// syntropy_core
module syntropy_core #(
    parameter DATA_WIDTH = 16,
    parameter ADDR_WIDTH = 8,
    parameter THRESHOLD_DEFAULT = 16'hE666,   
    parameter LEARNING_RATE = 16'h0019,      
    parameter MAX_ITERATIONS = 8'd10
)(
    input wire clk,
    input wire rst_n,
    input wire [DATA_WIDTH-1:0] voltage_drift,     
    input wire [DATA_WIDTH-1:0] packet_loss,       
    input wire [DATA_WIDTH-1:0] temp_variance,     
    input wire [DATA_WIDTH-1:0] phase_jitter,      
    input wire [DATA_WIDTH-1:0] threshold,         
    input wire enable_learning,                    
    input wire mesh_broadcast_en,                  
    output reg stable,                             
    output reg [DATA_WIDTH-1:0] flux_value,        
    output reg [DATA_WIDTH-1:0] correction_vector,  
    output reg [DATA_WIDTH-1:0] optimized_params,  
    output reg learning_active,                    
    output reg mesh_broadcast_req,                 
    input wire [DATA_WIDTH-1:0] mesh_flux_in,      
    input wire [DATA_WIDTH-1:0] mesh_correction_in,  
    input wire mesh_valid_in,                      
    output reg [DATA_WIDTH-1:0] mesh_flux_out,     
    output reg [DATA_WIDTH-1:0] mesh_correction_out,  
    output reg mesh_valid_out,                     
    output reg [7:0] iteration_count,              
    output reg [3:0] state,                        
    output reg error_flag                          
);
    localparam IDLE = 4'd0;
    localparam EVALUATE = 4'd1;
    localparam LEARN = 4'd2;
    localparam CORRECT = 4'd3;
    localparam BROADCAST = 4'd4;
    localparam ERROR = 4'd5;
    reg [DATA_WIDTH-1:0] flux_reg;
    reg [DATA_WIDTH-1:0] threshold_reg;
    reg [DATA_WIDTH-1:0] metrics [0:3];   
    reg [DATA_WIDTH-1:0] gradients [0:3];  
    reg [DATA_WIDTH-1:0] params [0:3];    
    reg [7:0] iter_count;
    reg [3:0] current_state;
    reg learning_en;
    reg mesh_en;
    wire [DATA_WIDTH-1:0] flux_calc;
    wire signed [22:0] gradient_calc [0:3];
    wire signed [31:0] scaled_step [0:3];
    wire [DATA_WIDTH-1:0] param_update [0:3];
    wire signed [17:0] flux_error;
    localparam signed [31:0] LEARNING_RATE_S = LEARNING_RATE;
  ...
Settings: LEC_CHECK=0, CAP_MARGIN=20, CORE_MARGIN=2, CORE_UTILIZATION=40, SLEW_MARGIN=20; clock period 13.0 ns.
run.sh (not shown) runs the stock make flow with config.mk's settings and CLKGATE_MAP_FILE=.
Change:
Settings changed: CORE_UTILIZATION 40 to 66, MAX_ROUTING_LAYER from default to met4.
Clock period 13.0 ns to 10.5 ns, I/O delays scaled along.
Effect:
- Now the flow ran to the end with violations: setup timing
- count of clock-buffer cells in the layout fell by 8
- cell area rose by 12%
- wire length climbs by 20%
- worst setup slack gets worse by 1300 ps
- sequential share of layout area drops by 2.4 points
- global-route usage increases by 16 points
Change:
Settings changed: CORE_UTILIZATION 66 to 70, MAX_ROUTING_LAYER met4 to default, SETUP_SLACK_MARGIN from default to 2.91.
With this change the flow stopped in 5_1_grt.
Area after synthesis does not change.
Synthesized cell count stays the same.
Die size fell by 5.6%.
Change:
Settings changed: CORE_UTILIZATION 70 to 41, SETUP_SLACK_MARGIN 2.91 to default.
Clock period 10.5 ns to 12.4 ns, I/O delays scaled along.
With this change the flow ran to the end with no violations.
Die area rose by 69%.
Area after synthesis does not change.
Synthesized cell count stays the same.


Starting RTL as in the previous note.
Settings: LEC_CHECK=0, ABC_AREA=1, CAP_MARGIN=10, CELL_PAD_IN_SITES_DETAIL_PLACEMENT=2, CELL_PAD_IN_SITES_GLOBAL_PLACEMENT=1, CORE_MARGIN=2, CORE_UTILIZATION=40, GPL_TIMING_DRIVEN=0, HOLD_SLACK_MARGIN=-0.02, MIN_ROUTING_LAYER=met1, PLACE_DENSITY_LB_ADDON=0.25, SETUP_SLACK_MARGIN=1.24, SLEW_MARGIN=25; clock period 7.63 ns.
The baseline never finished: it broke off in clock tree synthesis.
Change:
Settings changed: ABC_AREA 1 to not set, CAP_MARGIN 10 to 20, CELL_PAD_IN_SITES_DETAIL_PLACEMENT 2 to not set, CELL_PAD_IN_SITES_GLOBAL_PLACEMENT 1 to not set, CORE_UTILIZATION 40 to 71, CTS_CLUSTER_SIZE set to 42, GPL_TIMING_DRIVEN 0 to not set, HOLD_SLACK_MARGIN -0.02 to not set, MIN_ROUTING_LAYER met1 to not set, PLACE_DENSITY_LB_ADDON 0.25 to not set, SETUP_SLACK_MARGIN 1.24 to not set, SLEW_MARGIN 25 to 20.
Clock period 7.63 ns to 10.5 ns, I/O delays scaled along.
This time the run finished but failed the layout checks on negative setup slack.
Die area falls by 44%.
Synthesized area shrinks by 2.4%.
Synthesized cell count went down by 16%.
Change:
Settings changed: CTS_CLUSTER_SIZE 42 to not set, SETUP_SLACK_MARGIN set to 2.91.
The changed run did not get past global routing.
Synthesized cell count is unchanged.
Die size does not change.
Area after synthesis is unchanged.
Change:
Settings changed: CORE_UTILIZATION 71 to 66, SETUP_SLACK_MARGIN 2.91 to not set.
Outcome: Now the flow produced a layout that fails on negative setup slack; die size went up by about 7%; synthesized area does not change; synthesized cell count is unchanged.
Change:
Settings changed: CORE_UTILIZATION 66 to 40.
Clock period 10.5 ns to 12.4 ns, I/O delays scaled along.
=>
- With this change the flow finished with timing, DRC and antenna clean
- global-route usage fell by 14 points
- synthesized area is unchanged
- wire length fell by roughly a tenth
- synthesized cell count stays the same
Change:
Settings changed: CORE_UTILIZATION 40 to 72, CTS_CLUSTER_SIZE set to 41, PLACE_DENSITY set to 0.95.
Clock period 12.4 ns to 10.5 ns, I/O delays scaled along.
This time the run stopped in global routing.
Die size falls by 44%.
Synthesized area is unchanged.
Synthesized cell count is unchanged.


Setup of run A:
Starting RTL as in the previous note.
make LEC_CHECK=0 ABC_AREA=1 CAP_MARGIN=20 CELL_PAD_IN_SITES_GLOBAL_PLACEMENT=0 CORE_ASPECT_RATIO=1.47 CORE_MARGIN=2 CORE_UTILIZATION=72 CTS_CLUSTER_DIAMETER=233 CTS_CLUSTER_SIZE=87 GPL_TIMING_DRIVEN=1 HOLD_SLACK_MARGIN=0.29 PLACE_DENSITY=0.42 SLEW_MARGIN=30 finish   # period 9.23 ns
Run A did not finish; a tool error ended it in global routing (5_1_grt).
What run B does differently from run A at the input level:
Settings: clearing CTS_CLUSTER_DIAMETER, which used to be 233; clearing CORE_ASPECT_RATIO, which used to be 1.47; clearing PLACE_DENSITY, which used to be 0.42; swapping 87 for 37 in CTS_CLUSTER_SIZE; clearing GPL_TIMING_DRIVEN, which used to be 1; clearing ABC_AREA, which used to be 1; clearing HOLD_SLACK_MARGIN, which used to be 0.29; swapping 30 for 20 in SLEW_MARGIN; swapping 72 for 70 in CORE_UTILIZATION; clearing CELL_PAD_IN_SITES_GLOBAL_PLACEMENT, which used to be 0; swapping 9.23 for 10.1 in the clock period (ns, I/O delays scaled along).
==> results <==
On estimated wirelength of the detail-placed design, run A loses to run B.
As of run B, distinct cell type count after synthesis had risen by more than half compared to run A.
[compare] base=run A new=run B: setup slack after placement went up by 0.40 ns; yosys cell count went down by 401; area after synthesis went down by about 2.4%; area reported by Yosys stat went down by 2.4%.
Status for run B and run A: no clean run
Compared run B against run A; die area within noise.
Of run B and run A, it is run B that has the lower weighted congestion reported at the end of routability-driven placement.
For run C, these inputs were changed with respect to run B:
Settings: putting ABC_AREA at 1 where nothing was set; clearing CTS_CLUSTER_SIZE, which used to be 37; swapping 10.1 for 12.1 in the clock period (ns, I/O delays scaled along).
[summary]
- The flow did not stop early for run C: all stages ran, and the layout cleared the timing, DRC and antenna checks.
- Worst setup slack delta (run C − run B): favourable
- Looking at area share of and/or/nand/nor cells after synthesis, run C sits above run B.
- In run C the routed wire length turned out 37% lower than in run B.
- Run B reports its topmost layer with routed signal wires as met5 while run C reports met4.
Edits applied to the flow inputs when going from run C to run D:
Settings: CORE_UTILIZATION changed from 70 to 58; ABC_AREA removed (was 1); TNS_END_PERCENT newly set to 5; the clock period (ns, I/O delays scaled along) changed from 12.1 to 10.1.
Results
- Run C and run D: one clean run, run C; the rest did not finish clean.
- Run D ran in full, but the layout does not pass; the checks complain about negative setup slack.
- First-pass GRT wire length (run D over run C): decrease, about 7%
- The cell area of run D was inferior to that of run C.
- There was hardly any difference in clock-pin transition on the worst setup and hold timing paths between run C and run D.


syntropy_core again, from the RTL that the note above started with.
clock: 13.0 ns
lec_check: 0
cap_margin: 40
cell_pad_in_sites_detail_placement: 1
core_margin: 2
core_utilization: 40
hold_slack_margin: -0.02
slew_margin: 20
The starting point ran to the end with no violations.
==> next run, changes <==
CAP_MARGIN = 20   (was 40)
CELL_PAD_IN_SITES_DETAIL_PLACEMENT = default   (was 1)
CORE_UTILIZATION = 64   (was 40)
HOLD_SLACK_MARGIN = default   (was -0.02)
SETUP_SLACK_MARGIN = 2.3   (was default)
clock period = 8.61 ns   (was 13.0 ns; I/O delays follow)
With this change the flow did not get past global routing with GRT-0232.
Area after synthesis does not change.
Die size falls by 37%.
Synthesized cell count is unchanged.
==> next run, changes <==
CORE_UTILIZATION = 55   (was 64)
SETUP_SLACK_MARGIN = 2.25   (was 2.3)
Now the flow ran to the end with violations: setup timing. Synthesized area does not change. Die area is higher by 16%. Synthesized cell count stays the same.
==> next run, changes <==
CTS_CLUSTER_SIZE = 93   (was default)
SETUP_SLACK_MARGIN = -0.78   (was 2.25)
After rerunning: The changed run finished with setup timing left. Core utilization drops by 6.3 points. Via count drops by about 4.6%. Wire length drops by about 10%.


The RTL this note starts from:
==> flow/design.v <==
`timescale 1ns / 1ps
module syntropy_core #(
    parameter DATA_WIDTH = 16,
    parameter ADDR_WIDTH = 8,
    parameter THRESHOLD_DEFAULT = 16'hE666,   
    parameter LEARNING_RATE = 16'h0019,      
    parameter MAX_ITERATIONS = 8'd10
)(
    input wire clk,
    input wire rst_n,
    input wire [DATA_WIDTH-1:0] voltage_drift,     
    input wire [DATA_WIDTH-1:0] packet_loss,       
    input wire [DATA_WIDTH-1:0] temp_variance,     
    input wire [DATA_WIDTH-1:0] phase_jitter,      
    input wire [DATA_WIDTH-1:0] threshold,         
    input wire enable_learning,                    
    input wire mesh_broadcast_en,                  
    output reg stable,                             
    output reg [DATA_WIDTH-1:0] flux_value,        
    output reg [DATA_WIDTH-1:0] correction_vector,  
    output reg [DATA_WIDTH-1:0] optimized_params,  
    output reg learning_active,                    
    output reg mesh_broadcast_req,                 
    input wire [DATA_WIDTH-1:0] mesh_flux_in,      
    input wire [DATA_WIDTH-1:0] mesh_correction_in,  
    input wire mesh_valid_in,                      
    output reg [DATA_WIDTH-1:0] mesh_flux_out,     
    output reg [DATA_WIDTH-1:0] mesh_correction_out,  
    output reg mesh_valid_out,                     
    output reg [7:0] iteration_count,              
    output reg [3:0] state,                        
    output reg error_flag                          
);
    localparam IDLE = 4'd0;
    localparam EVALUATE = 4'd1;
    localparam LEARN = 4'd2;
    localparam CORRECT = 4'd3;
    localparam BROADCAST = 4'd4;
    localparam ERROR = 4'd5;
    reg [DATA_WIDTH-1:0] flux_reg;
    reg [DATA_WIDTH-1:0] threshold_reg;
    reg [DATA_WIDTH-1:0] metrics [0:3];   
    reg [DATA_WIDTH-1:0] gradients [0:3];  
    reg [DATA_WIDTH-1:0] params [0:3];    
    reg [7:0] iter_count;
    reg [3:0] current_state;
    reg learning_en;
    reg mesh_en;
    wire [DATA_WIDTH-1:0] flux_calc;
    wire signed [22:0] gradient_calc [0:3];
    wire signed [31:0] scaled_step [0:3];
    wire [DATA_WIDTH-1:0] param_update [0:3];
    wire signed [17:0] flux_error;
    localparam signed [31:0] LEARNING_RATE_S = LEARNING_RATE;
    wire overflow_flag;
    assign flux_calc = 16'h0100 - (voltage_drift + packet_loss + 
                                   (temp_variance >> 8) + phase_jitter);
    assign flux_error = $signed({2'b00, threshold_reg}) - $signed({2'b00, flux_reg});
    assign gradient_calc[0] = -2 * flux_error;  
    assign gradient_calc[1] = -2 * flux_error;  
    assign gradient_calc[2] = (-2 * flux_error) >>> 8;  
    assign gradient_calc[3] = -2 * flux_error;  
    assign scaled_step[0] = (LEARNING_RATE_S * gradient_calc[0]) >>> 8;
    assign scaled_step[1] = (LEARNING_RATE_S * gradient_calc[1]) >>> 8;
    assign scaled_step[2] = (LEARNING_RATE_S * gradient_calc[2]) >>> 8;
    assign scaled_step[3] = (LEARNING_RATE_S * gradient_calc[3]) >>> 8;
    assign param_update[0] = params[0] - scaled_step[0][DATA_WIDTH-1:0];
    assign param_update[1] = params[1] - scaled_step[1][DATA_WIDTH-1:0];
    assign param_update[2] = params[2] - scaled_step[2][DATA_WIDTH-1:0];
    assign param_update[3] = params[3] - scaled_step[3][DATA_WIDTH-1:0];
    assign overflow_flag = (flux_calc[15] == 1'b1) || 
                          (param_update[0][15] == 1'b1) ||
                          (param_update[1][15] == 1'b1) ||
                          (param_update[2][15] == 1'b1) ||
                          (param_update[3][15] == 1'b1);
    always @(posedge clk or negedge rst_n) begin
        if (!rst_n) begin
            stable <= 1'b0;
            flux_value <= 16'h0000;
            correction_vector <= 16'h0000;
            optimized_params <= 16'h0000;
            learning_active <= 1'b0;
            mesh_broadcast_req <= 1'b0;
            mesh_flux_out <= 16'h0000;
            mesh_correction_out <= 16'h0000;
            mesh_valid_out <= 1'b0;
            iteration_count <= 8'd0;
            state <= IDLE;
            error_flag <= 1'b0;
            params[0] <= 16'h0000;  
            params[1] <= 16'h0000;  
            params[2] <= 16'h0000;  
            params[3] <= 16'h0000;  
            threshold_reg <= THRESHOLD_DEFAULT;
            flux_reg <= 16'h0000;
            current_state <= IDLE;
            learning_en <= 1'b0;
            mesh_en <= 1'b0;
            iter_count <= 8'd0;
        end else begin
            threshold_reg <= threshold;
            learning_en <= enable_learning;
            mesh_en <= mesh_broadcast_en;
            metrics[0] <= voltage_drift;
            metrics[1] <= packet_loss;
            metrics[2] <= temp_variance;
            metrics[3] <= phase_jitter;
            case (current_state)
                IDLE: begin
                    stable <= 1'b0;
                    learning_active <= 1'b0;
                    mesh_broadcast_req <= 1'b0;
                    mesh_valid_out <= 1'b0;
                    error_flag <= 1'b0;
                    iter_count <= 8'd0;
                    if (overflow_flag) begin
                        current_state <= ERROR;
                    end else begin
                        current_state <= EVALUATE;
                    end
                end
                EVALUATE: begin
                    flux_reg <= flux_calc;
                    flux_value <= flux_calc;
                    if (flux_calc >= threshold_reg) begin
                        stable <= 1'b1;
                        correction_vector <= 16'h0000;
                        current_state <= IDLE;
                    end else begin
                        stable <= 1'b0;
                        correction_vector <= threshold_reg - flux_calc;
                        if (learning_en) begin
                            current_state <= LEARN;
                        end else begin
                            current_state <= CORRECT;
                        end
                    end
                end
                LEARN: begin
                    learning_active <= 1'b1;
                    if (iter_count < MAX_ITERATIONS) begin
                        gradients[0] <= gradient_calc[0];
                        gradients[1] <= gradient_calc[1];
                        gradients[2] <= gradient_calc[2];
                        gradients[3] <= gradient_calc[3];
                        params[0] <= param_update[0];
                        params[1] <= param_update[1];
                        params[2] <= param_update[2];
                        params[3] <= param_update[3];
                        iter_count <= iter_count + 1;
                        iteration_count <= iter_count + 1;
                        flux_reg <= 16'h0100 - (param_update[0] + param_update[1] + 
                                               (param_update[2] >> 8) + param_update[3]);
                    end else begin
                        learning_active <= 1'b0;
                        optimized_params <= params[0] + params[1] + params[2] + params[3];
                        current_state <= CORRECT;
                    end
                end
                CORRECT: begin
                    if (mesh_en && mesh_valid_in) begin
                        correction_vector <= mesh_correction_in;
                    end
                    current_state <= BROADCAST;
                end
                BROADCAST: begin
                    mesh_flux_out <= flux_reg;
                    mesh_correction_out <= correction_vector;
                    mesh_valid_out <= 1'b1;
                    mesh_broadcast_req <= 1'b1;
                    current_state <= IDLE;
                end
                ERROR: begin
                    error_flag <= 1'b1;
                    stable <= 1'b0;
                    learning_active <= 1'b0;
                    mesh_broadcast_req <= 1'b0;
                    mesh_valid_out <= 1'b0;
                end
                default: begin
                    current_state <= IDLE;
                end
            endcase
            state <= current_state;
        end
    end
    always @(posedge clk) begin
        if (mesh_valid_in && mesh_en) begin
        end
    end
endmodule
clock: 10.9 ns
lec_check: 0
abc_area: 1
cap_margin: 20
core_aspect_ratio: 0.7
core_margin: 2
core_utilization: 72
cts_cluster_diameter: 397
cts_cluster_size: 95
place_density_lb_addon: 0.0
setup_slack_margin: 3.34
slew_margin: 20
tns_end_percent: 10
The baseline did not get past global routing.
Change:
- ABC_AREA: 1 -> not set
- CORE_ASPECT_RATIO: 0.7 -> not set
- CTS_CLUSTER_DIAMETER: 397 -> not set
- CTS_CLUSTER_SIZE: 95 -> 53
- MAX_ROUTING_LAYER: not set -> met4
- PLACE_DENSITY: not set -> 0.95
- PLACE_DENSITY_LB_ADDON: 0.0 -> not set
- SETUP_SLACK_MARGIN: 3.34 -> not set
- TNS_END_PERCENT: 10 -> not set
- clock period: 10.9 -> 10.5 ns (I/O delays scaled with it)
After rerunning: The new run ended with an error in global routing, error GRT-0116. Synthesized cell count goes down by 16%. Synthesized area falls by 2.4%. Die area decreases by 2.4%.
Change:
- CORE_UTILIZATION: 72 -> 71
- CTS_CLUSTER_SIZE: 53 -> not set
- PLACE_DENSITY: 0.95 -> not set
- SETUP_SLACK_MARGIN: not set -> 2.96
Result: The changed run ended with an error in global routing on GRT-0232; synthesized area is unchanged; die size rose by 1.4%; synthesized cell count does not change.
Change:
- CORE_UTILIZATION: 71 -> 67
- CTS_CLUSTER_SIZE: not set -> 37
- SETUP_SLACK_MARGIN: 2.96 -> not set
- clock period: 10.5 -> 6.87 ns (I/O delays scaled with it)
Result: The new run died in clock tree synthesis on DPL-0033. Die size came out higher by 5.8%. Synthesized cell count stays the same. Synthesized area is unchanged.
Change:
- CORE_UTILIZATION: 67 -> 71
- CTS_CLUSTER_SIZE: 37 -> 46
- PLACE_DENSITY: not set -> 0.95
- clock period: 6.87 -> 10.5 ns (I/O delays scaled with it)
The new run failed in global routing, error GRT-0116.
Synthesized cell count stays the same.
Synthesized area stays the same.
Die area came out lower by 5.5%.
Change:
- CORE_UTILIZATION: 71 -> 72
- CTS_CLUSTER_SIZE: 46 -> not set
- PLACE_DENSITY: 0.95 -> not set
- SETUP_SLACK_MARGIN: not set -> 2.81
Result: The new run never finished: it broke off in global routing; die area came out lower by 1.4%; area after synthesis is unchanged; synthesized cell count stays the same.
